==> 01-12: inputs <==
==> flow/design.v <==
module gcd (
    input  logic        clk_i,
    input  logic        rst_i,
    input  logic        start_i,
    input  logic [31:0] a_i,
    input  logic [31:0] b_i,
    output logic        busy_o,
    output logic        valid_o,
    output logic [31:0] result_o
);
    logic [31:0] a, a_nxt;
    logic [31:0] b, b_nxt;
    logic [5:0]  k, k_nxt;           
    logic [31:0] result, result_nxt;
    typedef enum logic [3:0] {
        IDLE       = 4'b0000,
        LOAD       = 4'b0001,
        CHK_ZERO   = 4'b0010,
        FACTOR2    = 4'b0011,
        STRIP_A    = 4'b0100,
        STRIP_B    = 4'b0101,
        CMP        = 4'b0110,
        SUB        = 4'b0111,
        DONE       = 4'b1000
    } state_t;
    state_t state, state_nxt;
    logic a_is_zero, b_is_zero;
    logic both_even, a_even, b_even;
    logic a_gt_b;
    logic b_will_be_zero;           
    assign a_is_zero = (a == 0);
    assign b_is_zero = (b == 0);
    assign both_even = (a[0] == 0) && (b[0] == 0);
    assign a_even    = (a[0] == 0);
    assign b_even    = (b[0] == 0);
    assign a_gt_b    = (a > b);
    logic load_inputs, inc_k, shift_a, shift_b, swap, set_res;
    always_comb begin
        state_nxt   = state;
        load_inputs = 1'b0;
        inc_k       = 1'b0;
        shift_a     = 1'b0;
        shift_b     = 1'b0;
        swap        = 1'b0;
        set_res     = 1'b0;
        a_nxt      = a;
        b_nxt      = b;
        k_nxt      = k;
        result_nxt = result;
        b_will_be_zero = 1'b0;
        case (state)
            IDLE: begin
                if (start_i) begin
                    load_inputs = 1'b1;           
                    state_nxt   = LOAD;
                end
            end
            LOAD: begin
                a_nxt = a_i;                      
                b_nxt = b_i;
                k_nxt = 6'd0;                     
                state_nxt = CHK_ZERO;
            end
            CHK_ZERO: begin
                if (a_is_zero && b_is_zero) begin
                    set_res     = 1'b1;
                    result_nxt  = 32'd0;
                    state_nxt   = DONE;
                end else if (a_is_zero) begin
                    set_res     = 1'b1;
                    result_nxt  = b;
                    state_nxt   = DONE;
                end else if (b_is_zero) begin
                    set_res     = 1'b1;
                    result_nxt  = a;
                    state_nxt   = DONE;
                end else begin
                    state_nxt = FACTOR2;
                end
            end
            FACTOR2: begin
                if (both_even) begin
                    shift_a = 1'b1;
                    shift_b = 1'b1;
                    inc_k   = 1'b1;
                    a_nxt = a >> 1;
                    b_nxt = b >> 1;
                    k_nxt = k + 1'b1;
                    state_nxt = FACTOR2;           
                end else begin
                    state_nxt = STRIP_A;
                end
            end
            STRIP_A: begin
                if (a_even) begin
                    shift_a = 1'b1;
                    a_nxt   = a >> 1;
                    state_nxt = STRIP_A;
                end else begin
                    state_nxt = STRIP_B;
                end
            end
            STRIP_B: begin
                if (b_even) begin
                    shift_b = 1'b1;
                    b_nxt   = b >> 1;
                    state_nxt = STRIP_B;
                end else begin
                    state_nxt = CMP;
                end
            end
            CMP: begin
                if (a_gt_b) begin
                    swap  = 1'b1;
                    a_nxt = b;
                    b_nxt = a;
                end
                state_nxt = SUB;
            end
            SUB: begin
                b_nxt = b - a;                      
                b_will_be_zero = (b_nxt == 0);
                if (b_will_be_zero) begin
                    set_res     = 1'b1;
                    result_nxt  = a << k;         
                    state_nxt   = DONE;
                end else begin
                    state_nxt = STRIP_B;
                end
            end
            DONE: begin
                state_nxt = IDLE;                  
            end
            default: state_nxt = IDLE;            
        endcase
    end
    always_ff @(posedge clk_i or posedge rst_i) begin
        if (rst_i) begin
            a      <= 32'd0;
            b      <= 32'd0;
            k      <= 6'd0;
            result <= 32'd0;
        end else begin
            a      <= a_nxt;
            b      <= b_nxt;
            k      <= k_nxt;
            result <= result_nxt;
        end
    end
    always_ff @(posedge clk_i or posedge rst_i) begin
        if (rst_i)
            state <= IDLE;
        else
            state <= state_nxt;
    end
    always_ff @(posedge clk_i or posedge rst_i) begin
        if (rst_i) begin
            busy_o   <= 1'b0;
            valid_o  <= 1'b0;
            result_o <= 32'd0;
        end else begin
            busy_o   <= (state != IDLE) && (state != DONE);
            valid_o  <= set_res;                
            result_o <= result_nxt;
        end
    end
endmodule
==> flow/run.sh <==
#!/bin/bash
# the make line also repeats each setting of config.mk as NAME=value (left out here)
make -C /OpenROAD-flow-scripts/flow DESIGN_CONFIG=/design/flow/config.mk WORK_HOME=/design/flow/orfs CLKGATE_MAP_FILE= finish
==> flow/config.mk <==
export PLATFORM = sky130hd
export DESIGN_NAME = gcd
export DESIGN_NICKNAME = gcd
export VERILOG_FILES = /design/flow/design.v
export SDC_FILE = /design/flow/constraint.sdc
export NUM_CORES = 4
export LEC_CHECK = 0
export ABC_AREA = 1
export CAP_MARGIN = 20
export CORE_ASPECT_RATIO = 0.5
export CORE_MARGIN = 2
export CORE_UTILIZATION = 40
export CTS_CLUSTER_DIAMETER = 379
export CTS_CLUSTER_SIZE = 98
export PLACE_DENSITY_LB_ADDON = 0.04
export SETUP_SLACK_MARGIN = 0.07
export SLEW_MARGIN = 20
export TNS_END_PERCENT = 10
==> flow/constraint.sdc <==
create_clock -name core_clock -period 6.0 [get_ports {clk_i}]
set_input_delay 1.2000 -clock core_clock [delete_from_list [all_inputs] [get_ports {clk_i}]]
set_output_delay 1.2000 -clock core_clock [all_outputs]
set_load 0.01 [all_outputs]
==> 02-02: changes against 01-12 <==
Settings changed: CELL_PAD_IN_SITES_DETAIL_PLACEMENT from default to 0, CELL_PAD_IN_SITES_GLOBAL_PLACEMENT from default to 0, CORE_ASPECT_RATIO 0.5 to default, CORE_UTILIZATION 40 to 70, CTS_CLUSTER_DIAMETER 379 to 26, CTS_CLUSTER_SIZE 98 to 76, MIN_ROUTING_LAYER from default to met1, PLACE_DENSITY_LB_ADDON 0.04 to 0.01, SETUP_SLACK_MARGIN 0.07 to -0.19, TNS_END_PERCENT 10 to 55.
==> flow/constraint.sdc (replaced) <==
create_clock -name core_clock -period 3.18 [get_ports {clk_i}]
set_input_delay 0.6360 -clock core_clock [delete_from_list [all_inputs] [get_ports {clk_i}]]
set_output_delay 0.6360 -clock core_clock [all_outputs]
set_load 0.01 [all_outputs]
==> notes <==
02-02 finished but failed the layout checks on negative setup slack. 01-12 completed with no timing, DRC or antenna violations. Fmax: 02-02 is higher than 01-12 (23%). Between 02-02 and 01-12, the lower clock power is in 01-12 (gap 88%, measured against 01-12). In 01-12 the routed wire length is larger than in 02-02, by 17%. In 02-02 the global-route usage is higher than in 01-12, by 15 points. Between 02-02 and 01-12, the lower critical path depth is in 02-02 (gap 1).
Power is estimated from default activity; no workload was simulated.
